$ cat design/flow/config.mk
export PLATFORM = sky130hd
export DESIGN_NAME = Microprocessor
export DESIGN_NICKNAME = Microprocessor
export VERILOG_FILES = /design/flow/design.v
export SDC_FILE = /design/flow/constraint.sdc
export NUM_CORES = 4
export LEC_CHECK = 0
export ABC_AREA = 1
export CAP_MARGIN = 20
export CORE_MARGIN = 2
export CORE_UTILIZATION = 72
export CTS_CLUSTER_SIZE = 100
export SLEW_MARGIN = 20
$ cat design/flow/constraint.sdc
create_clock -name core_clock -period 6.0 [get_ports {oscillator}]
set_input_delay 1.2000 -clock core_clock [delete_from_list [all_inputs] [get_ports {oscillator}]]
set_output_delay 1.2000 -clock core_clock [all_outputs]
set_load 0.01 [all_outputs]
$ cat design/flow/design.v
`timescale 1ns / 1ps
module ALU(
    input [7:0] A,
    input [7:0] B,
    output [7:0] Y
    );    
    assign Y = A + B;
endmodule
`timescale 1ns / 1ps
module ControlUnit(
    input [1:0] op,
    output reg ALUControl,
    output reg RegWrite,
    output reg MemRead,
    output reg MemWrite,
    output reg Branch
    );
    always @(op) begin
        case (op)
            2'b00: begin  
                ALUControl <= 1;
                RegWrite <= 1;
                MemRead <= 0;
                MemWrite <= 0;
                Branch <= 0;
            end
            2'b01: begin  
                ALUControl <= 0;
                RegWrite <= 1;
                MemRead <= 1;
                MemWrite <= 0;
                Branch <= 0;
            end
            2'b10: begin  
                ALUControl <= 0;
                RegWrite <= 0;
                MemRead <= 0;
                MemWrite <= 1;
                Branch <= 0;
            end
            2'b11: begin  
                ALUControl <= 0;
                RegWrite <= 0;
                MemRead <= 0;
                MemWrite <= 0;
                Branch <= 1;
            end
        endcase
    end
endmodule
`timescale 1ns / 1ps
module DataMemory(
	 input reset, 
    input clk,
    input [7:0] address,
    input [7:0] writeData,
    input MemWrite,
    input MemRead,
    output [7:0] readData
    );
    wire [7:0] memory [31:0];
    wire [4:0] index = address[4:0];
    genvar g;
    generate
        for (g = 0; g < 32; g = g + 1) begin : word
            reg [7:0] q;
            always @(posedge clk or posedge reset) begin
                if (reset)
                    q <= (g < 16) ? g : (8'd0 - (g - 16));
                else if (MemWrite && index == g)
                    q <= writeData;
            end
            assign memory[g] = q;
        end
    endgenerate
    assign readData = (MemRead) ? memory[index] : writeData;
endmodule
`timescale 1ns / 1ps
module Hex_to_7seg(
    input [3:0] hex,
    output reg [6:0] seg
    );
    always @ (hex) begin
        case (hex)
            4'd0: seg = 7'b0111111;  
            4'd1: seg = 7'b0000110;  
            4'd2: seg = 7'b1011011;  
            4'd3: seg = 7'b1001111;  
            4'd4: seg = 7'b1100110;  
            4'd5: seg = 7'b1101101;  
            4'd6: seg = 7'b1111101;  
            4'd7: seg = 7'b0000111;  
            4'd8: seg = 7'b1111111;  
            4'd9: seg = 7'b1101111;  
            4'd10: seg = 7'b1110111;  
            4'd11: seg = 7'b1111100;  
            4'd12: seg = 7'b0111001;  
            4'd13: seg = 7'b1011110;  
            4'd14: seg = 7'b1111001;  
            4'd15: seg = 7'b1110001;  
            default: seg = 7'b0000000;  
        endcase
    end
endmodule
`timescale 1ns / 1ps
module ProgramCounter(
    input clk,
    input reset,
    input [7:0] nextPC,
    output reg [7:0] PC
    );
    always @(posedge clk or posedge reset) begin
        if (reset)
            PC <= 8'b0;
        else
            PC <= nextPC;
    end
endmodule
`timescale 1ns / 1ps
module RegisterFile(
	 input reset,
    input [1:0] rs, rt, rd,
    input [7:0] writeData,
    input RegWrite,
    input clk,
    output [7:0] rsData, rtData
    );
    reg [7:0] registers [3:0];
always @(posedge clk or posedge reset) begin
    if (reset) begin
        registers[0] <= 8'b00000000;
        registers[1] <= 8'b00000000;
        registers[2] <= 8'b00000000;
        registers[3] <= 8'b00000000;
    end else if (RegWrite) begin
        registers[rd] <= writeData;
    end
end
    assign rsData = registers[rs];
    assign rtData = registers[rt];
endmodule
`timescale 1ns / 1ps
module Microprocessor(
    input oscillator,
    input reset,
    input [7:0] instruction,
    output [6:0] seg1,
    output [6:0] seg2,
    output [6:0] seg3,
    output [6:0] seg4,
    output [7:0] PC
);
    wire clk;
    wire [7:0] nextPC;
    wire [1:0] rs, rt, rd, RegisterDestination, operation;
    wire [7:0] rsData, rtData, writeData, ALUResult, MemoryResult, MemoryAddress;
    wire RegWrite, MemRead, MemWrite, Branch;
    assign clk = oscillator;
    assign rs = instruction[5:4];
    assign rt = instruction[3:2];
    assign rd = instruction[1:0];
    assign operation = instruction[7:6];
    ControlUnit cu(
        .op(instruction[7:6]),
        .ALUControl(ALUControl),
        .RegWrite(RegWrite),
        .MemRead(MemRead),
        .MemWrite(MemWrite),
        .Branch(Branch)
    );
	 assign writeData = (operation==2'b00) ? ALUResult 
	 			: (operation == 2'b11) ? {6'b000000, rd}
	 			: MemoryResult;
	 assign RegisterDestination = ALUControl ? rd : rt;
    RegisterFile rf(
        .reset(reset),
        .rs(rs),
        .rt(rt),
        .rd(RegisterDestination),
        .writeData(writeData),
        .RegWrite(RegWrite),
        .clk(clk),
        .rsData(rsData),
        .rtData(rtData)
    );
    ALU alu(
        .A(rsData),
        .B(rtData),
        .Y(ALUResult)
    );
	 assign MemoryAddress = (rd == 2'b00) ? rsData :
									(rd ==2'b01) ? rsData + 8'b00000001:
									(rd ==2'b10) ? rsData - 8'b00000010:
									(rd ==2'b11) ? rsData - 8'b00000001 :
									rsData;
    DataMemory dm(
        .reset(reset),
        .clk(clk),
        .address(MemoryAddress),
        .writeData(rtData),
        .MemWrite(MemWrite),
        .MemRead(MemRead),
        .readData(MemoryResult)
    );
    ProgramCounter pc(
        .clk(clk),
        .reset(reset),
        .nextPC(nextPC),
        .PC(PC)
    );
	 assign nextPC = (rd == 2'b00) ? PC + 1 :
                    (rd == 2'b01) ? (Branch ? PC + 2 : PC + 1) :
                    (rd == 2'b10) ? (Branch ? PC - 1 : PC + 1) :
                    (rd == 2'b11) ? (Branch ? PC : PC + 1) :
                    PC + 1;
    Hex_to_7seg display1(
        .hex(writeData[7:4]),
        .seg(seg1)
    );
    Hex_to_7seg display2(
        .hex(writeData[3:0]),
        .seg(seg2)
    );
	 Hex_to_7seg display3(
        .hex(PC[7:4]),
        .seg(seg3)
    );
    Hex_to_7seg display4(
        .hex(PC[3:0]),
        .seg(seg4)
    );
endmodule
$ cat design/flow/run.sh
#!/bin/bash
# the make line also repeats each setting of config.mk as NAME=value (left out here)
make -C /OpenROAD-flow-scripts/flow DESIGN_CONFIG=/design/flow/config.mk WORK_HOME=/design/flow/orfs CLKGATE_MAP_FILE= finish
==> metrics.txt, run 1 <==
# HELP chip_impl_metric Flow report values
# TYPE chip_impl_metric gauge
chip_impl_metric{name="top_level_ports",unit=""} 46
chip_impl_metric{name="fmaxAchievable",unit="MHz"} 147
chip_impl_metric{name="ff2ff_setup_slack",unit="ns"} 1.63
chip_impl_metric{name="highest_net_fanout_along_the_worst_path",unit=""} 4
chip_impl_info{name="largest_area_cell",value="dfrtp_1"} 1
chip_impl_metric{name="worst_clock_skew",unit="ns"} 0.0277
chip_impl_metric{name="vias_in_the_first_global_route",unit=""} 17100
chip_impl_info{name="crit_path_top_delay_cell",value="o21ai_1"} 1
chip_impl_info{name="hold-path-endpoint",value="dm.word[5].q[3]"} 1
chip_impl_info{name="cts_tree",value="done"} 1
chip_impl_metric{name="grt_start_max_net_pins",unit=""} 96
chip_impl_info{name="topCellsByArea",value="dfrtp_1, dfstp_2, nand2_1"} 1
chip_impl_metric{name="ys_sh_adder",unit="%"} 3.75
chip_impl_metric{name="post_synth_mux_area_share",unit="%"} 0
chip_impl_metric{name="edff_count_synth",unit=""} 0
chip_impl_metric{name="drt-total-wl",unit="um"} 71700
chip_impl_info{name="synthTopCellsByCount",value="nand2_1, o21ai_0, nor2_1"} 1
chip_impl_metric{name="number_of_standard_cells_after_synthesis",unit=""} 2156
chip_impl_info{name="hold_path.class",value="reg -> reg"} 1
chip_impl_metric{name="total_power",unit="mW"} 9.63
chip_impl_metric{name="period_utilization",unit="%"} 114
chip_impl_info{name="synth_top_flop_cell",value="dfrtp_1"} 1
chip_impl_metric{name="htree_num_levels",unit=""} 1
chip_impl_metric{name="ys_types",unit=""} 51
chip_impl_metric{name="arrival_worst_endpoint",unit="ns"} 5.61
chip_impl_metric{name="initial_utilization",unit="%"} 73.9
chip_impl_info{name="crit_path_start",value="instruction[2]"} 1
chip_impl_metric{name="setup_violations",unit=""} 14
chip_impl_info{name="critical_path.cell_chain",value="clkdlybuf4s50_1 -> inv_1 -> nor2_1 -> inv_1 -> o211ai_1 -> o21a_2 -> ha_1 -> nand3_1 -> nand2_1 -> a21oi_1 -> o21bai_1 -> nand2_1 -> inv_1 -> o21ai_1 -> nand2_4 -> inv_6 -> buf_4 -> ha_4 -> nand3_2 -> nand2_2 -> nand2_1 -> nand2_1 -> buf_2"} 1
chip_impl_metric{name="critical_path_depth",unit=""} 23
chip_impl_metric{name="grt_pass1_wl",unit="um"} 89400
chip_impl_metric{name="syn_to_final_growth",unit="%"} 27.5
chip_impl_metric{name="antenna_left",unit=""} 0
chip_impl_metric{name="gr_usage_total",unit="%"} 47.8
chip_impl_metric{name="floorplan.die.height",unit="um"} 154
chip_impl_metric{name="p_int",unit="mW"} 5.58
chip_impl_info{name="worstSetupPathType",value="in -> out"} 1
chip_impl_metric{name="core.rowCount",unit=""} 54
chip_impl_info{name="timing.rr.start",value="rf.registers[3][0]"} 1
chip_impl_metric{name="ff2ff_path_depth",unit=""} 30
chip_impl_metric{name="cts.sink_count",unit=""} 296
chip_impl_metric{name="initialDrtViolationCount",unit=""} 4425
chip_impl_metric{name="dr_total_vias",unit=""} 19700
chip_impl_info{name="yosys.cell_count.top_type",value="nand2_1"} 1
chip_impl_metric{name="drt_pre_antenna_iters",unit=""} 17
chip_impl_info{name="worst_setup_path_start_kind",value="primary input"} 1
chip_impl_metric{name="clk-power",unit="mW"} 1.98
chip_impl_metric{name="clk_pin_slew_worst_paths",unit="ns"} 0.06
chip_impl_metric{name="postSynthNetCount",unit=""} 2214
chip_impl_metric{name="power.net_switching",unit="mW"} 4.05
chip_impl_metric{name="comb_power_share",unit="%"} 42.3
chip_impl_metric{name="gp_congestion",unit=""} 0.978
chip_impl_metric{name="post-route-worst-setup-slack",unit="ns"} -0.813
chip_impl_metric{name="comb_cell_power",unit="mW"} 4.08
chip_impl_metric{name="number_of_max_cap_violations",unit=""} 0
chip_impl_info{name="status",value="failed layout checks"} 1
chip_impl_metric{name="synth_compound_gate_area_share",unit="%"} 14.2
chip_impl_metric{name="power_density",unit="mW/mm2"} 465
chip_impl_metric{name="finalSetupTns",unit="ns"} -8.30
chip_impl_metric{name="share_clk_of_total_power",unit="%"} 20.5
chip_impl_metric{name="path_buffers",unit=""} 7
chip_impl_info{name="critical_path.reg2reg.endpoint",value="rf.registers[0][3]"} 1
chip_impl_metric{name="sequentialPowerShare",unit="%"} 37.1
chip_impl_metric{name="antenna_found_initial",unit=""} 3
chip_impl_metric{name="hpwl",unit="um"} 34500
chip_impl_metric{name="power_leakage",unit="nW"} 9.81
chip_impl_info{name="power_top_consumer",value="combinational logic"} 1
chip_impl_info{name="critical-path-top-delay-family",value="AND-OR/OR-AND gates"} 1
chip_impl_metric{name="core-area",unit="mm2"} 0.0220
chip_impl_metric{name="cts_made_buffers",unit=""} 30
chip_impl_metric{name="fp.dieArea",unit="mm2"} 0.0238
chip_impl_metric{name="dpl-instance-area",unit="mm2"} 0.0182
chip_impl_metric{name="cts-root-to-sink-buffers",unit=""} 3
chip_impl_metric{name="timing.final.hold_violations",unit=""} 0
chip_impl_info{name="clk_root_buffer_cell",value="clkbuf_16"} 1
chip_impl_metric{name="timing.critical_path.slowest_cell_delay",unit="ns"} 0.84
chip_impl_metric{name="slew_viol_final",unit=""} 0
chip_impl_metric{name="clk-insertion-delay-late",unit="ns"} 0.58
chip_impl_metric{name="ys_cells",unit=""} 2156
chip_impl_metric{name="post_synth_instance_area",unit="mm2"} 0.0162
chip_impl_info{name="rsz0062_at_grt",value="true"} 1
chip_impl_metric{name="tightestPinTransition",unit="ns"} 1.08
chip_impl_metric{name="synth-seq-area-share",unit="%"} 46.6
chip_impl_metric{name="peakVddDrop",unit="mV"} 0.347
chip_impl_metric{name="synthesized_area_per_cell",unit="um2"} 7.53
chip_impl_metric{name="max-slew-margin-rel",unit="%"} 27.2
chip_impl_metric{name="finalInstanceArea",unit="mm2"} 0.0207
chip_impl_metric{name="finish.net_count",unit=""} 2446
chip_impl_info{name="timing.critical_path.to_type",value="output port"} 1
chip_impl_metric{name="synth_simple_gate_area_share",unit="%"} 29.0
chip_impl_metric{name="detail_route.vias_per_cell",unit=""} 7.33
chip_impl_metric{name="holdBufCountCts",unit=""} 0
chip_impl_metric{name="seq_cell_power",unit="mW"} 3.58
chip_impl_metric{name="total_of_flip_flops_plus_latches_after_synthesis",unit=""} 296
chip_impl_info{name="critical_path.endpoint",value="seg1[4]"} 1
chip_impl_metric{name="cp.required",unit="ns"} 4.80
chip_impl_metric{name="fill_cells",unit=""} 677
chip_impl_metric{name="chipWidth",unit="um"} 154
chip_impl_metric{name="synth.top_cell.area_share",unit="%"} 26.5
chip_impl_metric{name="drcViolationCount",unit=""} 0
chip_impl_metric{name="final_period_minus_worst_setup_slack",unit="ns"} 6.81
chip_impl_metric{name="yosysChipArea",unit="mm2"} 0.0162
chip_impl_metric{name="warnings",unit=""} 62
chip_impl_metric{name="synth-xor-area-share",unit="%"} 0.540
chip_impl_metric{name="asyncSetResetFlopFracSynth",unit="%"} 100
chip_impl_metric{name="gr-total-overflow",unit=""} 0
chip_impl_info{name="crit_path_frequent_cell",value="nand2_1"} 1
chip_impl_metric{name="holdPathStages",unit=""} 2
chip_impl_info{name="post_synth_main_logic_family",value="simple AND/OR/NAND/NOR gates"} 1
chip_impl_metric{name="dp_slack",unit="ns"} -1.23
chip_impl_metric{name="drt-wirelength-per-cell",unit="um"} 26.6
chip_impl_info{name="holdCritStartpoint",value="dm.word[5].q[3]"} 1
chip_impl_info{name="so_viols",value="setup timing"} 1
chip_impl_metric{name="tally_of_yosys_warning_messages",unit=""} 7
chip_impl_metric{name="port_buffers",unit=""} 45
chip_impl_metric{name="power.switching_fraction",unit="%"} 42.0
[metal layers]
| layer | global-route usage (%) | wire length (um) | up-vias |
|---|---|---|---|
| met3 | 12.2 | 12400 | 1035 |
| met1 | 60.6 | 21600 | 8827 |
| met4 | 28.7 | 8210 | 6 |
| met5 | 0 | 26 | - |
| li1 | - | - | 7439 |
| met2 | 74.5 | 29500 | 2421 |
[stage by stage]
step / hold WS [ns] / utilization (%) / std cells
2_1_floorplan: 0.453 / - / 2156
3_3_place_gp: 0.466 / 83.1 / 2593
3_5_place_dp: 0.474 / 83.1 / 2593
4_1_cts: 0.490 / 90.8 / 2672
5_1_grt: 0.505 / 94.2 / 2692
6_report: 0.492 / 94.3 / 2693
[what timing repair did]
| action | in CTS | in global routing |
|---|---|---|
| buffers inserted | 21 | 23 |
| gates cloned | 3 | 1 |
| gates resized | 204 | 183 |
| setup endpoints to repair | 14 | 14 |
| pin swaps | 53 | 109 |
[layout make-up]
type	count	area, um2	share of cell area [%]
Clock buffer	48	911	4.40
Tap cell	280	350	1.69
Antenna cell	1	2.50	0.0121
Inverter	142	547	2.64
Timing Repair Buffer	289	2520	12.2
Sequential cell	296	7560	36.5
Multi-Input combinational cell	1629	8700	42.0
Clock inverter	8	96.3	0.466
==> inputs of run 2 (changes only) <==
ABC_AREA = not set   (was 1)
CELL_PAD_IN_SITES_DETAIL_PLACEMENT = 2   (was not set)
CORE_ASPECT_RATIO = 0.55   (was not set)
CORE_UTILIZATION = 42   (was 72)
CTS_CLUSTER_DIAMETER = 89   (was not set)
CTS_CLUSTER_SIZE = 70   (was 100)
MAX_ROUTING_LAYER = met5   (was not set)
MIN_ROUTING_LAYER = met2   (was not set)
PLACE_DENSITY_LB_ADDON = 0.24   (was not set)
SETUP_SLACK_MARGIN = 0.59   (was not set)
SLEW_MARGIN = 15   (was 20)
clock period = 13.6 ns   (was 6.0 ns; I/O delays follow)
==> run 2 against run 1 <==
  * The flow now stops in global routing
  * Area after synthesis increased by 2.4%
  * Die area is 74% higher
  * Synthesized cell count fell by 30%
==> metrics.txt, run 2 <==
# HELP chip_impl_metric Yosys and OpenROAD flow results
# TYPE chip_impl_metric gauge
chip_impl_info{name="status",value="aborted with a tool error"} 1
chip_impl_info{name="failed_stage",value="global routing"} 1
chip_impl_info{name="error",value="[ERROR GRT-0116] Global routing finished with congestion. Check the congestion regions in the DRC Viewer."} 1
chip_impl_metric{name="number_of_standard_cells_after_synthesis",unit=""} 1502
chip_impl_metric{name="placed_cells",unit=""} 2038
chip_impl_metric{name="fp.dieArea",unit="mm2"} 0.0413
chip_impl_metric{name="post_synth_instance_area",unit="mm2"} 0.0166
chip_impl_info{name="largest_area_cell",value="dfrtp_1"} 1
chip_impl_metric{name="cts-root-to-sink-buffers",unit=""} 3
chip_impl_metric{name="synth_compound_gate_area_share",unit="%"} 12.8
chip_impl_info{name="synth_top_flop_cell",value="dfrtp_1"} 1
chip_impl_metric{name="synth.top_cell.area_share",unit="%"} 25.9
chip_impl_metric{name="top_level_ports",unit=""} 46
chip_impl_metric{name="post_synth_mux_area_share",unit="%"} 22.6
chip_impl_metric{name="total_of_flip_flops_plus_latches_after_synthesis",unit=""} 296
chip_impl_info{name="clk_root_buffer_cell",value="clkbuf_16"} 1
chip_impl_metric{name="edff_count_synth",unit=""} 0
chip_impl_metric{name="synth-xor-area-share",unit="%"} 0.843
chip_impl_metric{name="asyncSetResetFlopFracSynth",unit="%"} 100
chip_impl_info{name="synthTopCellsByCount",value="mux2_2, dfrtp_1, nand2_1"} 1
chip_impl_metric{name="tally_of_yosys_warning_messages",unit=""} 7
chip_impl_info{name="topCellsByArea",value="dfrtp_1, dfstp_2, mux2_2"} 1
chip_impl_metric{name="postSynthNetCount",unit=""} 1560
chip_impl_metric{name="yosysChipArea",unit="mm2"} 0.0166
chip_impl_metric{name="chipWidth",unit="um"} 272
chip_impl_metric{name="dp_slack",unit="ns"} 0.851
chip_impl_metric{name="ys_types",unit=""} 89
chip_impl_info{name="post_synth_main_logic_family",value="multiplexers"} 1
chip_impl_metric{name="ys_sh_adder",unit="%"} 3.66
chip_impl_metric{name="gp_congestion",unit=""} 1.11
chip_impl_metric{name="ys_cells",unit=""} 1502
chip_impl_metric{name="cts.sink_count",unit=""} 296
chip_impl_metric{name="gr_usage_total",unit="%"} 65.8
chip_impl_metric{name="synth-seq-area-share",unit="%"} 45.5
chip_impl_metric{name="synth_simple_gate_area_share",unit="%"} 11.3
chip_impl_metric{name="gr-total-overflow",unit=""} 36
chip_impl_metric{name="synthesized_area_per_cell",unit="um2"} 11.1
chip_impl_metric{name="post-cts-setup-buffer-count",unit=""} 0
chip_impl_metric{name="hpwl",unit="um"} 54500
chip_impl_metric{name="initial_utilization",unit="%"} 43.1
chip_impl_metric{name="holdBufCountCts",unit=""} 0
chip_impl_metric{name="port_buffers",unit=""} 45
chip_impl_metric{name="htree_num_levels",unit=""} 1
chip_impl_info{name="yosys.cell_count.top_type",value="mux2_2"} 1
chip_impl_metric{name="postCtsResizedCells",unit=""} 0
chip_impl_metric{name="floorplan.die.height",unit="um"} 152
chip_impl_metric{name="core.rowCount",unit=""} 53
chip_impl_metric{name="core-area",unit="mm2"} 0.0386
chip_impl_metric{name="cts_made_buffers",unit=""} 12
[run 2: stage by stage]
stage | instance area, um2 | utilization [%]
after floorplan | 16600 | -
after global placement | 18000 | 46.6
after detailed placement | 18000 | 46.7
after CTS | 18400 | 47.8
[run 2: metal layers]
layer,overflow,track usage (%)
met3,31,79.3
met1,-,-
met2,0,68.7
met5,5,64.7
met4,0,36.0
==> inputs of run 3 (changes only) <==
CELL_PAD_IN_SITES_DETAIL_PLACEMENT = not set   (was 2)
CORE_ASPECT_RATIO = not set   (was 0.55)
CORE_UTILIZATION = 61   (was 42)
CTS_CLUSTER_DIAMETER = not set   (was 89)
CTS_CLUSTER_SIZE = not set   (was 70)
MAX_ROUTING_LAYER = not set   (was met5)
MIN_ROUTING_LAYER = not set   (was met2)
PLACE_DENSITY_LB_ADDON = not set   (was 0.24)
SETUP_SLACK_MARGIN = not set   (was 0.59)
SLEW_MARGIN = 20   (was 15)
clock period = 9.77 ns   (was 13.6 ns; I/O delays follow)
==> run 3 against run 2 <==
  * The run now finishes clean
  * Area after synthesis stayed put
  * Die area is 31% lower
  * Synthesized cell count stayed put
==> metrics.txt, run 3 <==
# HELP chip_impl_metric Flow report values
# TYPE chip_impl_metric gauge
chip_impl_info{name="hold_path.class",value="reg -> reg"} 1
chip_impl_metric{name="comb_cell_power",unit="mW"} 2.34
chip_impl_info{name="synth_top_flop_cell",value="dfrtp_1"} 1
chip_impl_metric{name="gr-total-overflow",unit=""} 0
chip_impl_metric{name="power_leakage",unit="nW"} 8.46
chip_impl_metric{name="top_level_ports",unit=""} 46
chip_impl_metric{name="clk-power",unit="mW"} 1.14
chip_impl_metric{name="core.rowCount",unit=""} 60
chip_impl_metric{name="floorplan.die.height",unit="um"} 169
chip_impl_metric{name="fmaxAchievable",unit="MHz"} 105
chip_impl_metric{name="vias_in_the_first_global_route",unit=""} 13300
chip_impl_metric{name="holdPathStages",unit=""} 2
chip_impl_metric{name="htree_num_levels",unit=""} 1
chip_impl_metric{name="ff2ff_path_depth",unit=""} 16
chip_impl_info{name="post_synth_main_logic_family",value="multiplexers"} 1
chip_impl_info{name="rsz0062_at_grt",value="false"} 1
chip_impl_metric{name="ys_cells",unit=""} 1502
chip_impl_metric{name="core-area",unit="mm2"} 0.0269
chip_impl_metric{name="syn_to_final_growth",unit="%"} 17.0
chip_impl_metric{name="fp.dieArea",unit="mm2"} 0.0286
chip_impl_metric{name="hpwl",unit="um"} 40400
chip_impl_metric{name="warnings",unit=""} 62
chip_impl_info{name="worst_setup_path_start_kind",value="primary input"} 1
chip_impl_metric{name="cts-root-to-sink-buffers",unit=""} 3
chip_impl_metric{name="power.net_switching",unit="mW"} 2.13
chip_impl_info{name="critical_path.endpoint",value="seg2[3]"} 1
chip_impl_metric{name="worst_clock_skew",unit="ns"} 0.0238
chip_impl_metric{name="grt_start_max_net_pins",unit=""} 189
chip_impl_metric{name="timing.final.hold_violations",unit=""} 0
chip_impl_metric{name="max-slew-margin-rel",unit="%"} 18.4
chip_impl_metric{name="cts.sink_count",unit=""} 296
chip_impl_metric{name="number_of_max_cap_violations",unit=""} 0
chip_impl_info{name="hold-path-endpoint",value="dm.word[29].q[6]"} 1
chip_impl_info{name="yosys.cell_count.top_type",value="mux2_2"} 1
chip_impl_metric{name="setup_violations",unit=""} 0
chip_impl_metric{name="yosysChipArea",unit="mm2"} 0.0166
chip_impl_metric{name="slew_viol_final",unit=""} 0
chip_impl_metric{name="port_buffers",unit=""} 45
chip_impl_info{name="critical_path.reg2reg.endpoint",value="rf.registers[1][7]"} 1
chip_impl_info{name="crit_path_start",value="instruction[1]"} 1
chip_impl_info{name="timing.rr.start",value="rf.registers[1][1]"} 1
chip_impl_metric{name="antenna_left",unit=""} 0
chip_impl_metric{name="power.switching_fraction",unit="%"} 40.2
chip_impl_metric{name="highest_net_fanout_along_the_worst_path",unit=""} 17
chip_impl_metric{name="sequentialPowerShare",unit="%"} 34.2
chip_impl_metric{name="synth_simple_gate_area_share",unit="%"} 11.3
chip_impl_info{name="critical_path.cell_chain",value="clkdlybuf4s50_1 -> inv_1 -> ha_1 -> buf_4 -> and3b_1 -> a22oi_1 -> or4_1 -> nand2_2 -> nor2_1 -> buf_4 -> a32oi_1 -> nand4_1 -> or4_1 -> o31ai_4 -> buf_12 -> mux2_2 -> a21oi_1 -> clkdlybuf4s50_1"} 1
chip_impl_metric{name="number_of_standard_cells_after_synthesis",unit=""} 1502
chip_impl_metric{name="final_period_minus_worst_setup_slack",unit="ns"} 9.55
chip_impl_metric{name="clk-insertion-delay-late",unit="ns"} 0.59
chip_impl_info{name="critical-path-top-delay-family",value="buffers and inverters"} 1
chip_impl_metric{name="asyncSetResetFlopFracSynth",unit="%"} 100
chip_impl_metric{name="synthesized_area_per_cell",unit="um2"} 11.1
chip_impl_info{name="topCellsByArea",value="dfrtp_1, dfstp_2, mux2_2"} 1
chip_impl_metric{name="initial_utilization",unit="%"} 61.9
chip_impl_info{name="largest_area_cell",value="dfrtp_1"} 1
chip_impl_metric{name="synth.top_cell.area_share",unit="%"} 25.9
chip_impl_metric{name="total_of_flip_flops_plus_latches_after_synthesis",unit=""} 296
chip_impl_metric{name="drt-total-wl",unit="um"} 57700
chip_impl_info{name="crit_path_top_delay_cell",value="or4_1"} 1
chip_impl_metric{name="drt_pre_antenna_iters",unit=""} 6
chip_impl_metric{name="synth-xor-area-share",unit="%"} 0.843
chip_impl_metric{name="detail_route.vias_per_cell",unit=""} 6.94
chip_impl_metric{name="tally_of_yosys_warning_messages",unit=""} 7
chip_impl_metric{name="gr_usage_total",unit="%"} 40.5
chip_impl_metric{name="drt-wirelength-per-cell",unit="um"} 28.9
chip_impl_metric{name="finalInstanceArea",unit="mm2"} 0.0195
chip_impl_metric{name="p_int",unit="mW"} 3.16
chip_impl_info{name="timing.critical_path.to_type",value="output port"} 1
chip_impl_metric{name="critical_path_depth",unit=""} 18
chip_impl_info{name="worstSetupPathType",value="in -> out"} 1
chip_impl_metric{name="synth_compound_gate_area_share",unit="%"} 12.8
chip_impl_metric{name="initialDrtViolationCount",unit=""} 1830
chip_impl_metric{name="period_utilization",unit="%"} 97.8
chip_impl_metric{name="postSynthNetCount",unit=""} 1560
chip_impl_metric{name="dpl-instance-area",unit="mm2"} 0.0184
chip_impl_metric{name="drcViolationCount",unit=""} 0
chip_impl_metric{name="post_synth_mux_area_share",unit="%"} 22.6
chip_impl_metric{name="seq_cell_power",unit="mW"} 1.81
chip_impl_metric{name="dr_total_vias",unit=""} 13800
chip_impl_metric{name="finish.net_count",unit=""} 1684
chip_impl_metric{name="cp.required",unit="ns"} 7.82
chip_impl_metric{name="arrival_worst_endpoint",unit="ns"} 7.60
chip_impl_metric{name="clk_pin_slew_worst_paths",unit="ns"} 0.06
chip_impl_metric{name="comb_power_share",unit="%"} 44.3
chip_impl_info{name="clk_root_buffer_cell",value="clkbuf_16"} 1
chip_impl_metric{name="path_buffers",unit=""} 6
chip_impl_metric{name="timing.critical_path.slowest_cell_delay",unit="ns"} 0.65
chip_impl_info{name="holdCritStartpoint",value="dm.word[29].q[6]"} 1
chip_impl_info{name="power_top_consumer",value="combinational logic"} 1
chip_impl_metric{name="synth-seq-area-share",unit="%"} 45.5
chip_impl_info{name="status",value="finished clean"} 1
chip_impl_metric{name="tightestPinTransition",unit="ns"} 1.19
chip_impl_info{name="cts_tree",value="done"} 1
chip_impl_metric{name="share_clk_of_total_power",unit="%"} 21.6
chip_impl_metric{name="power_density",unit="mW/mm2"} 272
chip_impl_metric{name="gp_congestion",unit=""} 1.07
chip_impl_metric{name="peakVddDrop",unit="mV"} 0.216
chip_impl_metric{name="grt_pass1_wl",unit="um"} 86100
chip_impl_metric{name="ys_types",unit=""} 89
chip_impl_metric{name="antenna_found_initial",unit=""} 2
chip_impl_metric{name="ys_sh_adder",unit="%"} 3.66
chip_impl_info{name="synthTopCellsByCount",value="mux2_2, dfrtp_1, nand2_1"} 1
chip_impl_metric{name="ff2ff_setup_slack",unit="ns"} 4.69
chip_impl_metric{name="post_synth_instance_area",unit="mm2"} 0.0166
chip_impl_metric{name="edff_count_synth",unit=""} 0
chip_impl_metric{name="post-route-util",unit="%"} 72.4
chip_impl_metric{name="chipWidth",unit="um"} 169
chip_impl_metric{name="holdBufCountCts",unit=""} 0
chip_impl_metric{name="cts_made_buffers",unit=""} 31
run 3: area by class of cell:
class                   count  area, um2
diodes                      1       2.50
clock buffers              42        857
clock inverters            16        120
fillers                  1919       7420
inverters                  34        131
multi-input cells        1073       8670
flip-flops and latches    296       7560
well taps                 341        427
repair buffers            190       1680
run 3: layer usage:
layer	vias to the layer above	share of wire, %	GRT usage (%)
li1	5852	-	-
met1	6866	41	57.9
met2	917	42	58.2
met3	196	12	12.0
met4	2	5.1	15.9
met5	-	0.023	0
run 3: per-stage QoR:
step	cells	power, mW	setup TNS, ns	hold slack (ns)	worst slack, ns
2_1_floorplan	1502	3.00	0	0.461	1.22
3_5_place_dp	1933	4.06	-0.0228	0.493	-0.0228
6_report	1993	5.29	0	0.506	0.216
5_1_grt	1992	5.49	0	0.518	0.0122
3_3_place_gp	1933	4.02	-0.0105	0.474	-0.0105
4_1_cts	1991	5.21	0	0.506	0.0428
run 3: timing repair:
action / CTS / global route
endpoints found under the setup margin: 1 / 14
buffers inserted: 0 / 1
gates resized: 2 / 6
cloned: 0 / 0
pin swaps: 0 / 1
==> inputs of run 4 (changes only) <==
ABC_AREA = 1   (was not set)
CORE_UTILIZATION = 70   (was 61)
clock period = 7.16 ns   (was 9.77 ns; I/O delays follow)
==> run 4 against run 3 <==
  * The layout now fails its checks (setup timing)
  * Register-to-register slack got worse by 1.4 ns
  * Power rose by 36%
  * Critical endpoint is now seg2[0]
  * Cell area shrank 0.19%
  * First-iteration DRC count grew 13%
  * Routed wire length fell by 14%
  * Global-route usage hardly changed
  * Largest cell class unchanged
  * Highest routed layer is now met4
  * Clock power increased by 45%
  * Via count is 16% higher
==> metrics.txt, run 4 <==
# HELP chip_impl_metric Flow report values
# TYPE chip_impl_metric gauge
chip_impl_metric{name="power.switching_fraction",unit="%"} 37.3
chip_impl_metric{name="insertedDiodeCount",unit=""} 0
chip_impl_info{name="cts_tree",value="done"} 1
chip_impl_metric{name="comb_cell_power",unit="mW"} 2.66
chip_impl_metric{name="power.net_switching",unit="mW"} 2.68
chip_impl_metric{name="fmaxAchievable",unit="MHz"} 140
chip_impl_metric{name="tightestPinTransition",unit="ns"} 1.08
chip_impl_metric{name="post_synth_instance_area",unit="mm2"} 0.0162
chip_impl_info{name="hold-path-endpoint",value="dm.word[6].q[3]"} 1
chip_impl_metric{name="path_buffers",unit=""} 11
chip_impl_info{name="timing.critical_path.to_type",value="output port"} 1
chip_impl_metric{name="port_buffers",unit=""} 45
chip_impl_metric{name="postSynthNetCount",unit=""} 2214
chip_impl_info{name="rsz0062_at_grt",value="true"} 1
chip_impl_metric{name="critical_path_depth",unit=""} 30
chip_impl_metric{name="seq_cell_power",unit="mW"} 2.88
chip_impl_info{name="hold_path.class",value="reg -> reg"} 1
chip_impl_info{name="so_viols",value="setup timing"} 1
chip_impl_metric{name="grt_start_max_net_pins",unit=""} 181
chip_impl_info{name="worstSetupPathType",value="in -> out"} 1
chip_impl_metric{name="synth.top_cell.area_share",unit="%"} 26.5
chip_impl_metric{name="holdBufCountCts",unit=""} 0
chip_impl_metric{name="core.rowCount",unit=""} 55
chip_impl_metric{name="clk-insertion-delay-late",unit="ns"} 0.57
chip_impl_metric{name="gr-total-overflow",unit=""} 0
chip_impl_metric{name="syn_to_final_growth",unit="%"} 19.7
chip_impl_metric{name="clk_pin_slew_worst_paths",unit="ns"} 0.06
chip_impl_info{name="clk_root_buffer_cell",value="clkbuf_16"} 1
chip_impl_metric{name="ys_cells",unit=""} 2156
chip_impl_metric{name="sequentialPowerShare",unit="%"} 40.0
chip_impl_metric{name="worst_clock_skew",unit="ns"} 0.0168
chip_impl_info{name="largest_area_cell",value="dfrtp_1"} 1
chip_impl_info{name="critical_path.endpoint",value="seg2[0]"} 1
chip_impl_info{name="yosys.cell_count.top_type",value="nand2_1"} 1
chip_impl_metric{name="chipWidth",unit="um"} 156
chip_impl_metric{name="gr_usage_total",unit="%"} 40.5
chip_impl_metric{name="cts-root-to-sink-buffers",unit=""} 3
chip_impl_metric{name="synthesized_area_per_cell",unit="um2"} 7.53
chip_impl_metric{name="ff2ff_setup_slack",unit="ns"} 3.25
chip_impl_metric{name="drt_pre_antenna_iters",unit=""} 7
chip_impl_metric{name="placed_cells",unit=""} 2563
chip_impl_info{name="crit_path_top_delay_cell",value="clkdlybuf4s50_1"} 1
chip_impl_metric{name="period_utilization",unit="%"} 100
chip_impl_metric{name="fill_cells",unit=""} 1313
chip_impl_metric{name="comb_power_share",unit="%"} 37.1
chip_impl_metric{name="dr_total_vias",unit=""} 16000
chip_impl_metric{name="power_density",unit="mW/mm2"} 370
chip_impl_metric{name="yosysChipArea",unit="mm2"} 0.0162
chip_impl_metric{name="timing.critical_path.slowest_cell_delay",unit="ns"} 0.53
chip_impl_info{name="topCellsByArea",value="dfrtp_1, dfstp_2, nand2_1"} 1
chip_impl_metric{name="hpwl",unit="um"} 33400
chip_impl_metric{name="antenna_left",unit=""} 0
chip_impl_metric{name="initialDrtViolationCount",unit=""} 2068
chip_impl_metric{name="synth-seq-area-share",unit="%"} 46.6
chip_impl_metric{name="floorplan.die.height",unit="um"} 156
chip_impl_metric{name="synth-xor-area-share",unit="%"} 0.540
chip_impl_metric{name="antenna_found_initial",unit=""} 0
chip_impl_metric{name="peakVddDrop",unit="mV"} 0.251
chip_impl_metric{name="share_clk_of_total_power",unit="%"} 22.9
chip_impl_metric{name="vias_in_the_first_global_route",unit=""} 15500
chip_impl_info{name="synthTopCellsByCount",value="nand2_1, o21ai_0, nor2_1"} 1
chip_impl_metric{name="number_of_max_cap_violations",unit=""} 0
chip_impl_metric{name="edff_count_synth",unit=""} 0
chip_impl_metric{name="top_level_ports",unit=""} 46
chip_impl_metric{name="holdPathStages",unit=""} 2
chip_impl_metric{name="number_of_standard_cells_after_synthesis",unit=""} 2156
chip_impl_metric{name="cp.required",unit="ns"} 5.73
chip_impl_metric{name="arrival_worst_endpoint",unit="ns"} 5.73
chip_impl_metric{name="p_int",unit="mW"} 4.51
chip_impl_metric{name="asyncSetResetFlopFracSynth",unit="%"} 100
chip_impl_metric{name="ff2ff_path_depth",unit=""} 25
chip_impl_metric{name="grt_pass1_wl",unit="um"} 78400
chip_impl_metric{name="initial_utilization",unit="%"} 71.5
chip_impl_metric{name="warnings",unit=""} 62
chip_impl_metric{name="drcViolationCount",unit=""} 0
chip_impl_metric{name="finish.net_count",unit=""} 2383
chip_impl_metric{name="synth_simple_gate_area_share",unit="%"} 29.0
chip_impl_metric{name="power_leakage",unit="nW"} 9.33
chip_impl_info{name="post_synth_main_logic_family",value="simple AND/OR/NAND/NOR gates"} 1
chip_impl_metric{name="final_cell_count_no_fill",unit=""} 2633
chip_impl_info{name="timing.rr.start",value="rf.registers[1][1]"} 1
chip_impl_metric{name="drt-wirelength-per-cell",unit="um"} 18.9
chip_impl_metric{name="timing.final.hold_violations",unit=""} 0
chip_impl_metric{name="highest_net_fanout_along_the_worst_path",unit=""} 5
chip_impl_metric{name="ys_types",unit=""} 51
chip_impl_info{name="critical-path-top-delay-family",value="buffers and inverters"} 1
chip_impl_metric{name="final_period_minus_worst_setup_slack",unit="ns"} 7.16
chip_impl_info{name="synth_top_flop_cell",value="dfrtp_1"} 1
chip_impl_info{name="holdCritStartpoint",value="dm.word[6].q[3]"} 1
chip_impl_metric{name="post_synth_mux_area_share",unit="%"} 0
chip_impl_metric{name="hold_ws",unit="ns"} 0.486
chip_impl_metric{name="total_of_flip_flops_plus_latches_after_synthesis",unit=""} 296
chip_impl_metric{name="cts.sink_count",unit=""} 296
chip_impl_metric{name="detail_route.vias_per_cell",unit=""} 6.09
chip_impl_metric{name="fp.dieArea",unit="mm2"} 0.0244
chip_impl_info{name="worst_setup_path_start_kind",value="primary input"} 1
chip_impl_metric{name="htree_num_levels",unit=""} 1
chip_impl_info{name="status",value="failed layout checks"} 1
chip_impl_metric{name="slew_viol_final",unit=""} 0
chip_impl_metric{name="gp_congestion",unit=""} 0.981
chip_impl_info{name="power_top_consumer",value="registers"} 1
chip_impl_metric{name="post-route-worst-setup-slack",unit="ns"} -0.000623
chip_impl_metric{name="clk-power",unit="mW"} 1.65
chip_impl_metric{name="setup_violations",unit=""} 1
chip_impl_metric{name="cts_made_buffers",unit=""} 30
chip_impl_metric{name="tally_of_yosys_warning_messages",unit=""} 7
chip_impl_info{name="critical_path.reg2reg.endpoint",value="rf.registers[3][3]"} 1
chip_impl_metric{name="ys_sh_adder",unit="%"} 3.75
chip_impl_metric{name="synth_compound_gate_area_share",unit="%"} 14.2
chip_impl_metric{name="drt-total-wl",unit="um"} 49900
chip_impl_metric{name="max-slew-margin-rel",unit="%"} 28.3
chip_impl_info{name="crit_path_start",value="instruction[0]"} 1
chip_impl_metric{name="core-area",unit="mm2"} 0.0227
-- run 4: stage by stage --
step	utilization [%]	power, mW	setup slack (ns)	instance area, um2	setup TNS (ns)
5_1_grt	85.5	7.57	-0.188	19400	-0.989
3_5_place_dp	79.1	5.35	-0.385	18000	-4.80
3_3_place_gp	79.1	5.23	-0.285	18000	-3.23
4_1_cts	84.2	7.04	0.00162	19100	0
2_1_floorplan	-	4.31	0.916	16200	0
6_report	85.5	7.19	-0.000623	19400	-0.000623
-- run 4: repair_timing --
item	in CTS	in global routing
setup endpoints to repair	14	14
gates resized	29	60
pin swaps	4	5
cloned	0	1
buffers inserted	3	11
-- run 4: metal layers --
metal | GRT usage, % | part of all wire, %
met5 | 0 | 0
met4 | 16.0 | 4.5
met3 | 8.03 | 11
met2 | 64.5 | 46
met1 | 55.2 | 39
-- run 4: cell type report --
class                           count  area (um2)  area share [%]
Multi-Input combinational cell   1629        8010            41.2
Sequential cell                   296        7560            38.9
Timing Repair Buffer              226        1900            9.81
Clock buffer                       49         995            5.12
Inverter                          142         537            2.76
Tap cell                          285         357            1.84
Clock inverter                      6        58.8           0.303
==> inputs of run 5 (changes only) <==
ABC_AREA = not set   (was 1)
CORE_UTILIZATION = 40   (was 70)
clock period = 12.7 ns   (was 7.16 ns; I/O delays follow)
==> run 5 against run 4 <==
  * The run now finishes clean
  * Die area up 77%
  * Register-to-register slack better by 3.7 ns
  * Cell count down 20%
  * First-iteration DRC count down 29%
  * Power down 44%
  * Sequential power down 52%
  * Flip-flop count unchanged
  * Combinational power down 38%
  * Hold slack better by 0.015 ns
  * Cell area down 1.9%
  * Count of clock-buffer cells in the layout up 2
  * Area after synthesis up 2.4%
==> metrics.txt, run 5 <==
# HELP chip_impl_metric Flow report values
# TYPE chip_impl_metric gauge
chip_impl_info{name="status",value="finished clean"} 1
chip_impl_metric{name="clk_pin_slew_worst_paths",unit="ns"} 0.06
chip_impl_metric{name="gp_congestion",unit=""} 1.15
chip_impl_metric{name="peakVddDrop",unit="mV"} 0.141
chip_impl_metric{name="detail_route.vias_per_cell",unit=""} 6.32
chip_impl_metric{name="tightestPinTransition",unit="ns"} 1.30
chip_impl_metric{name="timing.critical_path.slowest_cell_delay",unit="ns"} 0.85
chip_impl_info{name="cts_tree",value="done"} 1
chip_impl_metric{name="period_utilization",unit="%"} 97.2
chip_impl_metric{name="drt_pre_antenna_iters",unit=""} 6
chip_impl_metric{name="post-route-worst-setup-slack",unit="ns"} 0.356
chip_impl_info{name="timing.critical_path.to_type",value="output port"} 1
chip_impl_metric{name="cts-root-to-sink-buffers",unit=""} 3
chip_impl_info{name="critical_path.endpoint",value="seg1[6]"} 1
chip_impl_metric{name="ys_cells",unit=""} 1502
chip_impl_metric{name="setup_violations",unit=""} 0
chip_impl_info{name="hold-path-endpoint",value="rf.registers[2][6]"} 1
chip_impl_metric{name="highest_net_fanout_along_the_worst_path",unit=""} 15
chip_impl_metric{name="critical_path_depth",unit=""} 20
chip_impl_metric{name="insertedDiodeCount",unit=""} 0
chip_impl_metric{name="post_synth_mux_area_share",unit="%"} 22.6
chip_impl_metric{name="arrival_worst_endpoint",unit="ns"} 9.80
chip_impl_metric{name="worst_clock_skew",unit="ns"} 0.0180
chip_impl_metric{name="synth_compound_gate_area_share",unit="%"} 12.8
chip_impl_metric{name="htree_num_levels",unit=""} 2
chip_impl_metric{name="dpl-instance-area",unit="mm2"} 0.0179
chip_impl_metric{name="drcViolationCount",unit=""} 0
chip_impl_info{name="hold_path.class",value="reg -> reg"} 1
chip_impl_info{name="crit_path_top_delay_cell",value="clkdlybuf4s50_1"} 1
chip_impl_metric{name="total_power",unit="mW"} 4.03
chip_impl_metric{name="ys_types",unit=""} 89
chip_impl_metric{name="final_period_minus_worst_setup_slack",unit="ns"} 12.34
chip_impl_metric{name="synthesized_area_per_cell",unit="um2"} 11.1
chip_impl_metric{name="holdPathStages",unit=""} 2
chip_impl_metric{name="finish.net_count",unit=""} 1595
chip_impl_metric{name="share_clk_of_total_power",unit="%"} 24.7
chip_impl_info{name="holdCritStartpoint",value="rf.registers[2][6]"} 1
chip_impl_metric{name="core.rowCount",unit=""} 74
chip_impl_metric{name="seq_cell_power",unit="mW"} 1.39
chip_impl_metric{name="power_density",unit="mW/mm2"} 212
chip_impl_metric{name="tally_of_yosys_warning_messages",unit=""} 7
chip_impl_metric{name="syn_to_final_growth",unit="%"} 14.6
chip_impl_metric{name="synth.top_cell.area_share",unit="%"} 25.9
chip_impl_metric{name="initialDrtViolationCount",unit=""} 1472
chip_impl_metric{name="antenna_found_initial",unit=""} 1
chip_impl_metric{name="cp.required",unit="ns"} 10.16
chip_impl_metric{name="asyncSetResetFlopFracSynth",unit="%"} 100
chip_impl_info{name="synth_top_flop_cell",value="dfrtp_1"} 1
chip_impl_metric{name="hpwl",unit="um"} 40500
chip_impl_metric{name="cts.sink_count",unit=""} 296
chip_impl_metric{name="p_int",unit="mW"} 2.41
chip_impl_metric{name="cts_made_buffers",unit=""} 35
chip_impl_metric{name="clk-power",unit="mW"} 0.995
chip_impl_metric{name="synth-seq-area-share",unit="%"} 45.5
chip_impl_metric{name="edff_count_synth",unit=""} 0
chip_impl_metric{name="post_synth_instance_area",unit="mm2"} 0.0166
chip_impl_info{name="clk_root_buffer_cell",value="clkbuf_16"} 1
chip_impl_info{name="worst_setup_path_start_kind",value="primary input"} 1
chip_impl_metric{name="clk-insertion-delay-late",unit="ns"} 0.53
chip_impl_metric{name="yosysChipArea",unit="mm2"} 0.0166
chip_impl_info{name="critical_path.cell_chain",value="clkdlybuf4s50_1 -> mux4_2 -> inv_1 -> ha_1 -> a21oi_1 -> a311oi_1 -> nand4_2 -> a21oi_2 -> nor2_1 -> buf_4 -> nand2_1 -> o22ai_1 -> or4_1 -> a211o_1 -> a21oi_2 -> inv_1 -> ha_1 -> mux2_2 -> a22oi_1 -> clkdlybuf4s50_1"} 1
chip_impl_metric{name="ff2ff_setup_slack",unit="ns"} 6.90
chip_impl_metric{name="gr_usage_total",unit="%"} 27.2
chip_impl_info{name="rsz0062_at_grt",value="false"} 1
chip_impl_metric{name="sequentialPowerShare",unit="%"} 34.5
chip_impl_metric{name="comb_power_share",unit="%"} 40.9
chip_impl_metric{name="top_level_ports",unit=""} 46
chip_impl_metric{name="dr_total_vias",unit=""} 13200
chip_impl_metric{name="grt_pass1_wl",unit="um"} 88400
chip_impl_metric{name="synth-xor-area-share",unit="%"} 0.843
chip_impl_info{name="post_synth_main_logic_family",value="multiplexers"} 1
chip_impl_metric{name="fmaxAchievable",unit="MHz"} 81.0
chip_impl_metric{name="power.switching_fraction",unit="%"} 40.2
chip_impl_info{name="crit_path_start",value="instruction[5]"} 1
chip_impl_info{name="timing.rr.start",value="rf.registers[1][1]"} 1
chip_impl_metric{name="postSynthNetCount",unit=""} 1560
chip_impl_metric{name="floorplan.die.height",unit="um"} 208
chip_impl_metric{name="holdBufCountCts",unit=""} 0
chip_impl_metric{name="chipWidth",unit="um"} 208
chip_impl_metric{name="power_leakage",unit="nW"} 8.05
chip_impl_metric{name="vias_in_the_first_global_route",unit=""} 13000
chip_impl_info{name="largest_area_cell",value="dfrtp_1"} 1
chip_impl_info{name="critical-path-top-delay-family",value="AND-OR/OR-AND gates"} 1
chip_impl_metric{name="dp_slack",unit="ns"} 0.474
chip_impl_metric{name="port_buffers",unit=""} 45
chip_impl_metric{name="path_buffers",unit=""} 5
chip_impl_metric{name="warnings",unit=""} 60
chip_impl_metric{name="max-slew-margin-rel",unit="%"} 13.3
chip_impl_metric{name="slew_viol_final",unit=""} 0
chip_impl_metric{name="comb_cell_power",unit="mW"} 1.65
chip_impl_metric{name="hold_ws",unit="ns"} 0.501
chip_impl_metric{name="core-area",unit="mm2"} 0.0409
chip_impl_metric{name="gr-total-overflow",unit=""} 0
chip_impl_info{name="synthTopCellsByCount",value="mux2_2, dfrtp_1, nand2_1"} 1
chip_impl_metric{name="grt_start_max_net_pins",unit=""} 157
chip_impl_info{name="topCellsByArea",value="dfrtp_1, dfstp_2, mux2_2"} 1
chip_impl_info{name="yosys.cell_count.top_type",value="mux2_2"} 1
chip_impl_info{name="critical_path.reg2reg.endpoint",value="rf.registers[0][2]"} 1
chip_impl_metric{name="timing.final.hold_violations",unit=""} 0
chip_impl_metric{name="antenna_left",unit=""} 0
chip_impl_metric{name="fp.dieArea",unit="mm2"} 0.0432
chip_impl_metric{name="number_of_standard_cells_after_synthesis",unit=""} 1502
chip_impl_metric{name="synth_simple_gate_area_share",unit="%"} 11.3
chip_impl_metric{name="drt-total-wl",unit="um"} 59400
chip_impl_metric{name="initial_utilization",unit="%"} 40.6
chip_impl_metric{name="finalInstanceArea",unit="mm2"} 0.0191
chip_impl_metric{name="ys_sh_adder",unit="%"} 3.66
chip_impl_info{name="worstSetupPathType",value="in -> out"} 1
chip_impl_metric{name="finalSetupTns",unit="ns"} 0
chip_impl_info{name="power_top_consumer",value="combinational logic"} 1
chip_impl_metric{name="ff2ff_path_depth",unit=""} 15
chip_impl_metric{name="total_of_flip_flops_plus_latches_after_synthesis",unit=""} 296
chip_impl_metric{name="power.net_switching",unit="mW"} 1.62
chip_impl_metric{name="number_of_max_cap_violations",unit=""} 0
chip_impl_metric{name="drt-wirelength-per-cell",unit="um"} 28.4
## run 5: metal layers
layer	vias up	routed length [um]	track usage, %
met3	154	5410	6.61
li1	5657	-	-
met2	658	26500	40.9
met1	6759	24800	37.3
met4	2	2720	12.0
met5	-	25	0.556
## run 5: final cells by class
cell class                      instances  area (um2)
Fill cell                            3766       21900
Tap cell                              532         666
Clock inverter                         12         126
Multi-Input combinational cell       1073        8690
Timing Repair Buffer                   97         873
Inverter                               34         135
Clock buffer                           51         996
Sequential cell                       296        7560
## run 5: stage by stage
step	instances	utilization, %
floorplan	1502	-
global placement	2030	43.6
detailed placement	2030	43.7
CTS	2093	46.4
global route	2095	46.6
finish	2095	46.6
## run 5: timing repair
action | in CTS | in global routing
setup endpoints to repair | 0 | 6
resized | 0 | 1
buffers inserted | 0 | 0
==> inputs of run 6 (changes only) <==
ABC_AREA = 1   (was not set)
CORE_UTILIZATION = 70   (was 40)
PLACE_DENSITY = 0.36   (was not set)
clock period = 9.09 ns   (was 12.7 ns; I/O delays follow)
==> run 6 against run 5 <==
  * Utilization grew 32 points
  * Via count up 13%
  * Hold slack worse by 0.015 ns
  * Flip-flop count did not move
  * Routed wire length decreased by 22%
  * Non-clock buffer count decreased by 20
  * Cell area shrank 5.8%
  * Critical path depth grew 4
  * Clock skew is 0.0047 ns higher
  * Global-route usage is 11 points higher
  * Power is 32% higher
  * Cell count increased by 19%
==> metrics.txt, run 6 <==
# HELP chip_impl_metric Flow report values
# TYPE chip_impl_metric gauge
chip_impl_metric{name="final_period_minus_worst_setup_slack",unit="ns"} 8.70
chip_impl_info{name="clk_root_buffer_cell",value="clkbuf_16"} 1
chip_impl_metric{name="core.rowCount",unit=""} 55
chip_impl_metric{name="postSynthNetCount",unit=""} 2214
chip_impl_metric{name="drt-total-wl",unit="um"} 46200
chip_impl_info{name="critical-path-top-delay-family",value="simple AND/OR/NAND/NOR gates"} 1
chip_impl_metric{name="chipWidth",unit="um"} 156
chip_impl_info{name="timing.rr.start",value="rf.registers[1][0]"} 1
chip_impl_metric{name="total_power",unit="mW"} 5.31
chip_impl_metric{name="top_level_ports",unit=""} 46
chip_impl_metric{name="peakVddDrop",unit="mV"} 0.245
chip_impl_info{name="topCellsByArea",value="dfrtp_1, dfstp_2, nand2_1"} 1
chip_impl_info{name="crit_path_frequent_cell",value="nand2_1"} 1
chip_impl_metric{name="power_density",unit="mW/mm2"} 296
chip_impl_metric{name="critical_path_depth",unit=""} 24
chip_impl_metric{name="comb_power_share",unit="%"} 35.2
chip_impl_metric{name="combGateArea",unit="mm2"} 0.00783
chip_impl_metric{name="synth_simple_gate_area_share",unit="%"} 29.0
chip_impl_metric{name="asyncSetResetFlopFracSynth",unit="%"} 100
chip_impl_metric{name="synthesized_area_per_cell",unit="um2"} 7.53
chip_impl_info{name="power_top_consumer",value="registers"} 1
chip_impl_metric{name="initial_utilization",unit="%"} 71.5
chip_impl_metric{name="gr_usage_total",unit="%"} 38.4
chip_impl_info{name="cts_tree",value="done"} 1
chip_impl_metric{name="port_buffers",unit=""} 45
chip_impl_info{name="hold-path-endpoint",value="dm.word[21].q[2]"} 1
chip_impl_metric{name="timing.critical_path.slowest_cell_delay",unit="ns"} 0.52
chip_impl_metric{name="fill_cells",unit=""} 1620
chip_impl_metric{name="drcViolationCount",unit=""} 0
chip_impl_info{name="worstSetupPathType",value="in -> out"} 1
chip_impl_metric{name="final_cell_count_no_fill",unit=""} 2485
chip_impl_metric{name="detail_route.vias_per_cell",unit=""} 6.00
chip_impl_metric{name="arrival_worst_endpoint",unit="ns"} 6.88
chip_impl_metric{name="grt_start_max_net_pins",unit=""} 171
chip_impl_metric{name="total_of_flip_flops_plus_latches_after_synthesis",unit=""} 296
chip_impl_info{name="timing.critical_path.to_type",value="output port"} 1
chip_impl_info{name="hold_path.class",value="reg -> reg"} 1
chip_impl_metric{name="fp.dieArea",unit="mm2"} 0.0244
chip_impl_metric{name="synth.top_cell.area_share",unit="%"} 26.5
chip_impl_info{name="crit_path_top_delay_cell",value="clkdlybuf4s50_1"} 1
chip_impl_metric{name="finish.net_count",unit=""} 2234
chip_impl_metric{name="cts_made_buffers",unit=""} 31
chip_impl_metric{name="post_synth_instance_area",unit="mm2"} 0.0162
chip_impl_metric{name="holdBufCountCts",unit=""} 0
chip_impl_metric{name="edff_count_synth",unit=""} 0
chip_impl_metric{name="synth-xor-area-share",unit="%"} 0.540
chip_impl_metric{name="hpwl",unit="um"} 31200
chip_impl_metric{name="ys_sh_adder",unit="%"} 3.75
chip_impl_metric{name="tightestPinTransition",unit="ns"} 1.04
chip_impl_metric{name="placed_cells",unit=""} 2423
chip_impl_metric{name="initialDrtViolationCount",unit=""} 1779
chip_impl_metric{name="power_leakage",unit="nW"} 8.43
chip_impl_metric{name="floorplan.die.height",unit="um"} 156
chip_impl_info{name="holdCritStartpoint",value="dm.word[21].q[2]"} 1
chip_impl_metric{name="fmaxAchievable",unit="MHz"} 115
chip_impl_info{name="largest_area_cell",value="dfrtp_1"} 1
chip_impl_metric{name="max-slew-margin-rel",unit="%"} 30.1
chip_impl_info{name="status",value="finished clean"} 1
chip_impl_metric{name="p_int",unit="mW"} 3.30
chip_impl_metric{name="power.net_switching",unit="mW"} 2.02
chip_impl_metric{name="seq_cell_power",unit="mW"} 2.25
chip_impl_metric{name="clk-insertion-delay-late",unit="ns"} 0.57
chip_impl_metric{name="ys_types",unit=""} 51
chip_impl_metric{name="hold_ws",unit="ns"} 0.486
chip_impl_metric{name="core-area",unit="mm2"} 0.0227
chip_impl_metric{name="dr_total_vias",unit=""} 14900
chip_impl_metric{name="yosysChipArea",unit="mm2"} 0.0162
chip_impl_metric{name="ys_cells",unit=""} 2156
chip_impl_metric{name="synth-seq-area-share",unit="%"} 46.6
chip_impl_metric{name="antenna_found_initial",unit=""} 0
chip_impl_info{name="yosys.cell_count.top_type",value="nand2_1"} 1
chip_impl_metric{name="finalSetupTns",unit="ns"} 0
chip_impl_metric{name="warnings",unit=""} 61
chip_impl_metric{name="clk-power",unit="mW"} 1.19
chip_impl_metric{name="number_of_max_cap_violations",unit=""} 0
chip_impl_info{name="rsz0062_at_grt",value="false"} 1
chip_impl_metric{name="drt_pre_antenna_iters",unit=""} 6
chip_impl_metric{name="tally_of_yosys_warning_messages",unit=""} 7
chip_impl_metric{name="syn_to_final_growth",unit="%"} 10.6
chip_impl_metric{name="power.switching_fraction",unit="%"} 38.0
chip_impl_info{name="critical_path.cell_chain",value="clkdlybuf4s50_1 -> inv_1 -> ha_1 -> buf_4 -> inv_1 -> or2_2 -> nand3_2 -> nand3_2 -> inv_4 -> nand3_2 -> nor2_4 -> inv_1 -> o21ai_2 -> nor2_1 -> nand2_1 -> nor2_1 -> nand3_1 -> nand2_1 -> o21ai_1 -> ha_1 -> nand3_1 -> nand2_1 -> nand2_1 -> clkdlybuf4s50_1"} 1
chip_impl_metric{name="cts.sink_count",unit=""} 296
chip_impl_metric{name="worst_clock_skew",unit="ns"} 0.0227
chip_impl_metric{name="grt_pass1_wl",unit="um"} 73900
chip_impl_metric{name="period_utilization",unit="%"} 95.7
chip_impl_metric{name="gp_congestion",unit=""} 0.970
chip_impl_metric{name="vias_in_the_first_global_route",unit=""} 14000
chip_impl_metric{name="number_of_standard_cells_after_synthesis",unit=""} 2156
chip_impl_metric{name="share_clk_of_total_power",unit="%"} 22.4
chip_impl_metric{name="highest_net_fanout_along_the_worst_path",unit=""} 15
chip_impl_info{name="worst_setup_path_start_kind",value="primary input"} 1
chip_impl_metric{name="sequentialPowerShare",unit="%"} 42.4
chip_impl_metric{name="gr-total-overflow",unit=""} 0
chip_impl_metric{name="drt-wirelength-per-cell",unit="um"} 18.6
chip_impl_info{name="critical_path.reg2reg.endpoint",value="rf.registers[2][3]"} 1
chip_impl_metric{name="comb_cell_power",unit="mW"} 1.87
chip_impl_metric{name="slew_viol_final",unit=""} 0
chip_impl_info{name="post_synth_main_logic_family",value="simple AND/OR/NAND/NOR gates"} 1
chip_impl_metric{name="insertedDiodeCount",unit=""} 0
chip_impl_metric{name="ff2ff_setup_slack",unit="ns"} 4.95
chip_impl_metric{name="cp.required",unit="ns"} 7.27
chip_impl_metric{name="post_synth_mux_area_share",unit="%"} 0
chip_impl_info{name="synth_top_flop_cell",value="dfrtp_1"} 1
chip_impl_metric{name="ff2ff_path_depth",unit=""} 24
chip_impl_metric{name="htree_num_levels",unit=""} 1
chip_impl_metric{name="antenna_left",unit=""} 0
chip_impl_metric{name="post-route-util",unit="%"} 79.0
chip_impl_metric{name="path_buffers",unit=""} 7
chip_impl_metric{name="synth_compound_gate_area_share",unit="%"} 14.2
chip_impl_metric{name="setup_violations",unit=""} 0
chip_impl_metric{name="ff_latch_area",unit="mm2"} 0.00756
chip_impl_metric{name="timing.final.hold_violations",unit=""} 0
chip_impl_info{name="synthTopCellsByCount",value="nand2_1, o21ai_0, nor2_1"} 1
chip_impl_metric{name="cts-root-to-sink-buffers",unit=""} 3
chip_impl_info{name="crit_path_start",value="instruction[1]"} 1
chip_impl_metric{name="clk_pin_slew_worst_paths",unit="ns"} 0.06
chip_impl_info{name="critical_path.endpoint",value="seg2[1]"} 1
chip_impl_metric{name="holdPathStages",unit=""} 2
-- run 6: area by class of cell --
type / count / area share, %
Sequential cell: 296 / 42.1
Timing Repair Buffer: 77 / 4.02
Tap cell: 285 / 1.99
Clock inverter: 7 / 0.251
Inverter: 142 / 3.01
Clock buffer: 50 / 4.94
Multi-Input combinational cell: 1628 / 43.7
-- run 6: what timing repair did --
action | in CTS | in global routing
endpoints found under the setup margin | 7 | 14
pin swaps | 0 | 2
resized | 2 | 26
setup buffers | 0 | 5
-- run 6: metal layers --
metal / global-route usage, % / part of all wire, %
met3: 7.12 / 11
met4: 12.0 / 3.8
met2: 59.2 / 44
met1: 55.5 / 41
met5: 0 / 0
-- run 6: through the flow --
step	setup slack [ns]	cell area (um2)
CTS	0.0476	17800
global route	0.113	17900
floorplan	2.07	16200
finish	0.393	17900
detailed placement	-0.108	16900
global placement	0.00267	16900
No activity file was given, so power comes from the tool's default toggle rates.
